==> run R: inputs <==
## b58_cliky
module b58_cliky
	(
		CLOCK_50,						 
    KEY,
    SW,
    HEX0, HEX1, HEX2, HEX3, HEX4, HEX5, HEX6, HEX7,
		PLOT_X,
		PLOT_Y,
		PLOT_COLOUR,
		PLOT_EN
	);
clock: 10.5 ns
lec_check: 0
cap_margin: 20
cell_pad_in_sites_global_placement: 0
core_margin: 2
core_utilization: 70
cts_cluster_diameter: 30
gpl_timing_driven: 1
slew_margin: 20
run.sh (not shown) runs the stock make flow with config.mk's settings and CLKGATE_MAP_FILE=.
==> inputs of run F, as changes to run R <==
--- a/flow/config.mk
+++ b/flow/config.mk
@@ -8,7 +8,5 @@
 export CAP_MARGIN = 20
-export CELL_PAD_IN_SITES_GLOBAL_PLACEMENT = 0
 export CORE_MARGIN = 2
-export CORE_UTILIZATION = 70
-export CTS_CLUSTER_DIAMETER = 30
-export GPL_TIMING_DRIVEN = 1
+export CORE_UTILIZATION = 59
+export SETUP_SLACK_MARGIN = 3.06
 export SLEW_MARGIN = 20
==> flow/constraint.sdc (replaced) <==
create_clock -name core_clock -period 11.3 [get_ports {CLOCK_50}]
set_input_delay 2.2600 -clock core_clock [delete_from_list [all_inputs] [get_ports {CLOCK_50}]]
set_output_delay 2.2600 -clock core_clock [all_outputs]
set_load 0.01 [all_outputs]
==> inputs of run K, as changes to run R <==
--- a/flow/config.mk
+++ b/flow/config.mk
@@ -8,7 +8,6 @@
 export CAP_MARGIN = 20
-export CELL_PAD_IN_SITES_GLOBAL_PLACEMENT = 0
 export CORE_MARGIN = 2
-export CORE_UTILIZATION = 70
-export CTS_CLUSTER_DIAMETER = 30
-export GPL_TIMING_DRIVEN = 1
+export CORE_UTILIZATION = 72
+export PLACE_DENSITY = 0.66
 export SLEW_MARGIN = 20
+export TNS_END_PERCENT = 5
==> flow/constraint.sdc (replaced) <==
create_clock -name core_clock -period 10.3 [get_ports {CLOCK_50}]
set_input_delay 2.0600 -clock core_clock [delete_from_list [all_inputs] [get_ports {CLOCK_50}]]
set_output_delay 2.0600 -clock core_clock [all_outputs]
set_load 0.01 [all_outputs]
==> inputs of run C, as changes to run R <==
--- a/flow/config.mk
+++ b/flow/config.mk
@@ -13,2 +13,3 @@
 export GPL_TIMING_DRIVEN = 1
+export PLACE_DENSITY = 0.35
 export SLEW_MARGIN = 20
==> flow/constraint.sdc (replaced) <==
create_clock -name core_clock -period 9.23 [get_ports {CLOCK_50}]
set_input_delay 1.8460 -clock core_clock [delete_from_list [all_inputs] [get_ports {CLOCK_50}]]
set_output_delay 1.8460 -clock core_clock [all_outputs]
set_load 0.01 [all_outputs]
==> run summary <==
run results: grt met2 use=109%, run status=stopped before the end, Post-CTS Resized=approximately 170, Error=[ERROR GRT-0232] Routing congestion too high. Check the congestion heatmap in the GUI., # H-tree levels=2, met3 usage in global routing=between 80 and 90%, met1 usage=89.4%, Core Region=between 20000 and 30000 µm², Die Y-Extent=169 µm, Failed at=global routing, cts bufs inserted=about 40
(the above is from run C)
==> run summary <==
fresh numbers from the pnr run: run status=complete, no violations, Logic pwr share=roughly 18%, Slew Viols, Final=0, met3 usage in global routing=4.30%, cts bufs inserted=27, Core Region=between 30000 and 40000 µm², Post-CTS Resized=about 150, grt met2 use=a little under three fifths, met1 usage=a little over two fifths
(the above is from run F)
==> run summary <==
fresh numbers from the pnr run: SO Faults=setup timing, setup violators final=18, cts bufs inserted=23, VDD IR max=about 0.00017 V, Final WS setup=-2.09 ns, CP delay by family, top=AND-OR/OR-AND gates, Post-CTS Resized=30, # H-tree levels=1, run status=finished with violations, grt met2 use=about 75%, Core Region=between 20000 and 30000 µm², Detailed Place HPWL=about 43 mm, CTS Sinks=217, largest net degree at the start of global routing=60
(the above is from run K)
==> run summary <==
fresh numbers from the pnr run: run status=finished with violations, grt met2 use=78.3%, met1 usage=a little over half, # H-tree levels=2, cts bufs inserted=38, Final WS setup=-0.346 ns, setup violators final=18, SO Faults=setup timing, Core Region=approximately 27000 µm², Die Y-Extent=169 µm, Final Wtd Congestion=between 1 and 1.5, Post-CTS Resized=around 50
(the above is from run R)

* * *

==> inputs of job 447 <==
Starting RTL as in the previous note.
make LEC_CHECK=0 ABC_AREA=1 CAP_MARGIN=20 CORE_MARGIN=2 CORE_UTILIZATION=72 CTS_CLUSTER_DIAMETER=297 CTS_CLUSTER_SIZE=92 PLACE_DENSITY=0.42 SETUP_SLACK_MARGIN=1.92 SLEW_MARGIN=20 finish   # period 8.01 ns
==> inputs of job 6262, as changes to job 447 <==
==> flow/config.mk (replaced) <==
export PLATFORM = sky130hd
export DESIGN_NAME = b58_cliky
export DESIGN_NICKNAME = b58_cliky
export VERILOG_FILES = /design/flow/design.v
export SDC_FILE = /design/flow/constraint.sdc
export NUM_CORES = 4
export LEC_CHECK = 0
export CAP_MARGIN = 20
export CORE_MARGIN = 2
export CORE_UTILIZATION = 72
export CTS_CLUSTER_DIAMETER = 54
export PLACE_DENSITY = 0.35
export SETUP_SLACK_MARGIN = -0.88
export SLEW_MARGIN = 20
==> flow/constraint.sdc (replaced) <==
create_clock -name core_clock -period 11.3 [get_ports {CLOCK_50}]
set_input_delay 2.2600 -clock core_clock [delete_from_list [all_inputs] [get_ports {CLOCK_50}]]
set_output_delay 2.2600 -clock core_clock [all_outputs]
set_load 0.01 [all_outputs]
==> inputs of job 7448, as changes to job 447 <==
==> flow/config.mk (replaced) <==
export PLATFORM = sky130hd
export DESIGN_NAME = b58_cliky
export DESIGN_NICKNAME = b58_cliky
export VERILOG_FILES = /design/flow/design.v
export SDC_FILE = /design/flow/constraint.sdc
export NUM_CORES = 4
export LEC_CHECK = 0
export ABC_AREA = 1
export CAP_MARGIN = 20
export CELL_PAD_IN_SITES_GLOBAL_PLACEMENT = 0
export CORE_MARGIN = 2
export CORE_UTILIZATION = 65
export CTS_CLUSTER_DIAMETER = 57
export GPL_TIMING_DRIVEN = 1
export SLEW_MARGIN = 20
==> flow/constraint.sdc (replaced) <==
create_clock -name core_clock -period 10.3 [get_ports {CLOCK_50}]
set_input_delay 2.0600 -clock core_clock [delete_from_list [all_inputs] [get_ports {CLOCK_50}]]
set_output_delay 2.0600 -clock core_clock [all_outputs]
set_load 0.01 [all_outputs]
==> inputs of job 5137, as changes to job 447 <==
==> flow/config.mk (replaced) <==
export PLATFORM = sky130hd
export DESIGN_NAME = b58_cliky
export DESIGN_NICKNAME = b58_cliky
export VERILOG_FILES = /design/flow/design.v
export SDC_FILE = /design/flow/constraint.sdc
export NUM_CORES = 4
export LEC_CHECK = 0
export CAP_MARGIN = 20
export CORE_MARGIN = 2
export CORE_UTILIZATION = 26
export PLACE_DENSITY = 0.6
export SLEW_MARGIN = 20
==> flow/constraint.sdc (replaced) <==
create_clock -name core_clock -period 15.2 [get_ports {CLOCK_50}]
set_input_delay 3.0400 -clock core_clock [delete_from_list [all_inputs] [get_ports {CLOCK_50}]]
set_output_delay 3.0400 -clock core_clock [all_outputs]
set_load 0.01 [all_outputs]
==> comparison <==
Job 5137 passed the timing, DRC and antenna checks. Job 6262 produced a layout that fails on setup timing. Job 447 failed in global routing. Job 7448 finished but failed the layout checks on setup timing.
Between job 7448 and job 5137, the lower via count is in job 5137 (gap 23%, measured against job 5137).
Critical path depth: job 5137 < job 6262 < job 7448.
Synthesized cell count is the same in job 447 and job 7448.
Routed wire length: job 7448 > job 6262 > job 5137.
Total power: job 5137 < job 6262 < job 7448.
The lowest core utilization belongs to job 5137, the highest to job 7448.
The highest final cell count belongs to job 7448, the lowest to job 6262.
Worst setup slack: job 7448 is worse than job 5137 (2.7 ns).
==> figures <==
Endpoint of the worst register-to-register path: job 447 -; job 7448 top.d0.max_count[9]; job 5137 top.d0.max_count[6]; job 6262 top.d0.max_count[9]
Power of the combinational group: job 447 -; job 7448 484 uW; job 5137 284 uW; job 6262 394 uW
Total standard cell area after synthesis: job 447 18700 um^2; job 7448 18700 um^2; job 5137 19000 um^2; job 6262 19000 um^2
Count of tool warnings: job 447 -; job 7448 76; job 5137 72; job 6262 74
Area taken by flip-flops and latches: job 447 -; job 7448 4350 um^2; job 5137 4340 um^2; job 6262 4340 um^2
Number of sequential cells in the layout: job 447 -; job 7448 217; job 5137 217; job 6262 217
CTS Buf Count: job 447 6; job 7448 25; job 5137 26; job 6262 22
MUX area fraction: job 447 0%; job 7448 0%; job 5137 3.76%; job 6262 3.76%
FP Core Util: job 447 73.7%; job 7448 65.6%; job 5137 26.2%; job 6262 73.1%
Data required time of the worst path: job 447 -; job 7448 10.76 ns; job 5137 15.71 ns; job 6262 11.74 ns
Row Count: job 447 58; job 7448 62; job 5137 99; job 6262 59
End point of the most critical hold path: job 447 -; job 7448 top.d0.y[6]; job 5137 top.d0.squares_drawn[0]; job 6262 top.d0.squares_drawn[0]
Average cell area after synthesis: job 447 6.12 um^2; job 7448 6.12 um^2; job 5137 7.24 um^2; job 6262 7.24 um^2
Yosys top cell by instances: job 447 sky130_fd_sc_hd__nand2_1; job 7448 sky130_fd_sc_hd__nand2_1; job 5137 sky130_fd_sc_hd__nor2_1; job 6262 sky130_fd_sc_hd__nor2_1
Minimum setup slack in the final design: job 447 -; job 7448 -1.16 ns; job 5137 1.50 ns; job 6262 -0.0824 ns
Outcome: job 447 stopped before the end; job 7448 failed layout checks; job 5137 timing/DRC/antenna clean; job 6262 failed layout checks
Last stage reached: job 447 global routing; job 7448 -; job 5137 -; job 6262 -
Violated checks: job 447 -; job 7448 setup timing; job 5137 -; job 6262 setup timing
Power of the clock network: job 447 -; job 7448 887 uW; job 5137 689 uW; job 6262 747 uW

* * *

==> v20: inputs <==
Starting RTL as in the previous note.
Settings: LEC_CHECK=0, CAP_MARGIN=5, CORE_MARGIN=2, CORE_UTILIZATION=72, CTS_CLUSTER_DIAMETER=135, CTS_CLUSTER_SIZE=38, SETUP_SLACK_MARGIN=2.45, SLEW_MARGIN=10, TNS_END_PERCENT=5; clock period 8.46 ns.
==> v27 (differences from v20) <==
Settings changed: CAP_MARGIN 5 to 20, CELL_PAD_IN_SITES_GLOBAL_PLACEMENT from default to 0, CORE_UTILIZATION 72 to 58, CTS_CLUSTER_DIAMETER 135 to default, CTS_CLUSTER_SIZE 38 to default, GPL_TIMING_DRIVEN from default to 1, SETUP_SLACK_MARGIN 2.45 to default, SLEW_MARGIN 10 to 20, TNS_END_PERCENT 5 to default.
==> flow/constraint.sdc (replaced) <==
create_clock -name core_clock -period 8.98 [get_ports {CLOCK_50}]
set_input_delay 1.7960 -clock core_clock [delete_from_list [all_inputs] [get_ports {CLOCK_50}]]
set_output_delay 1.7960 -clock core_clock [all_outputs]
set_load 0.01 [all_outputs]
==> v2 (differences from v20) <==
Settings changed: CAP_MARGIN 5 to 20, CORE_UTILIZATION 72 to 40, CTS_CLUSTER_DIAMETER 135 to default, CTS_CLUSTER_SIZE 38 to default, PLACE_DENSITY from default to 0.6, SETUP_SLACK_MARGIN 2.45 to default, SLEW_MARGIN 10 to 20, TNS_END_PERCENT 5 to default.
==> flow/constraint.sdc (replaced) <==
create_clock -name core_clock -period 15.2 [get_ports {CLOCK_50}]
set_input_delay 3.0400 -clock core_clock [delete_from_list [all_inputs] [get_ports {CLOCK_50}]]
set_output_delay 3.0400 -clock core_clock [all_outputs]
set_load 0.01 [all_outputs]
==> qor.rpt <==
OUTCOME
-------------------------------------------
Outcome                        finished with violations
Layout check failures          negative setup slack

DIE
-------------------------------------------
Core Rows                                66

PLACE
-------------------------------------------
Detail Placement HPWL          44450 microns
Placed Cells incl. Taps                3348

STA
-------------------------------------------
# setup viols final                      18
Post-route worst setup slack      -1.570 ns

Source of the figures above: v27

==> qor.rpt <==
OUTCOME
---------------------------------------------------------
Outcome                                      did not finish
Halt point of the flow                       global routing (5_1_grt)

SYNTHESIS
---------------------------------------------------------
Adder-cell area share of the yosys netlist         6.192%

DIE
---------------------------------------------------------
Die Y                                        166.4 microns
Core Rows                                              59

PLACE
---------------------------------------------------------
Detail Placement HPWL                        44840 microns
Placed Cells incl. Taps                              3232

Source of the figures above: v20

==> qor.rpt <==
SETUP PATH
-------------------------------------------
Worst EP required                  15.69 ns

STA
-------------------------------------------
# setup viols final                       0
Post-route worst setup slack      0.9739 ns

PLACE
-------------------------------------------
Placed Cells incl. Taps                3163
Detail Placement HPWL          40400 microns

OUTCOME
-------------------------------------------
Outcome            timing/DRC/antenna clean

DIE
-------------------------------------------
Core Rows                                79

Source of the figures above: v2

Power is estimated from default activity; no workload was simulated.
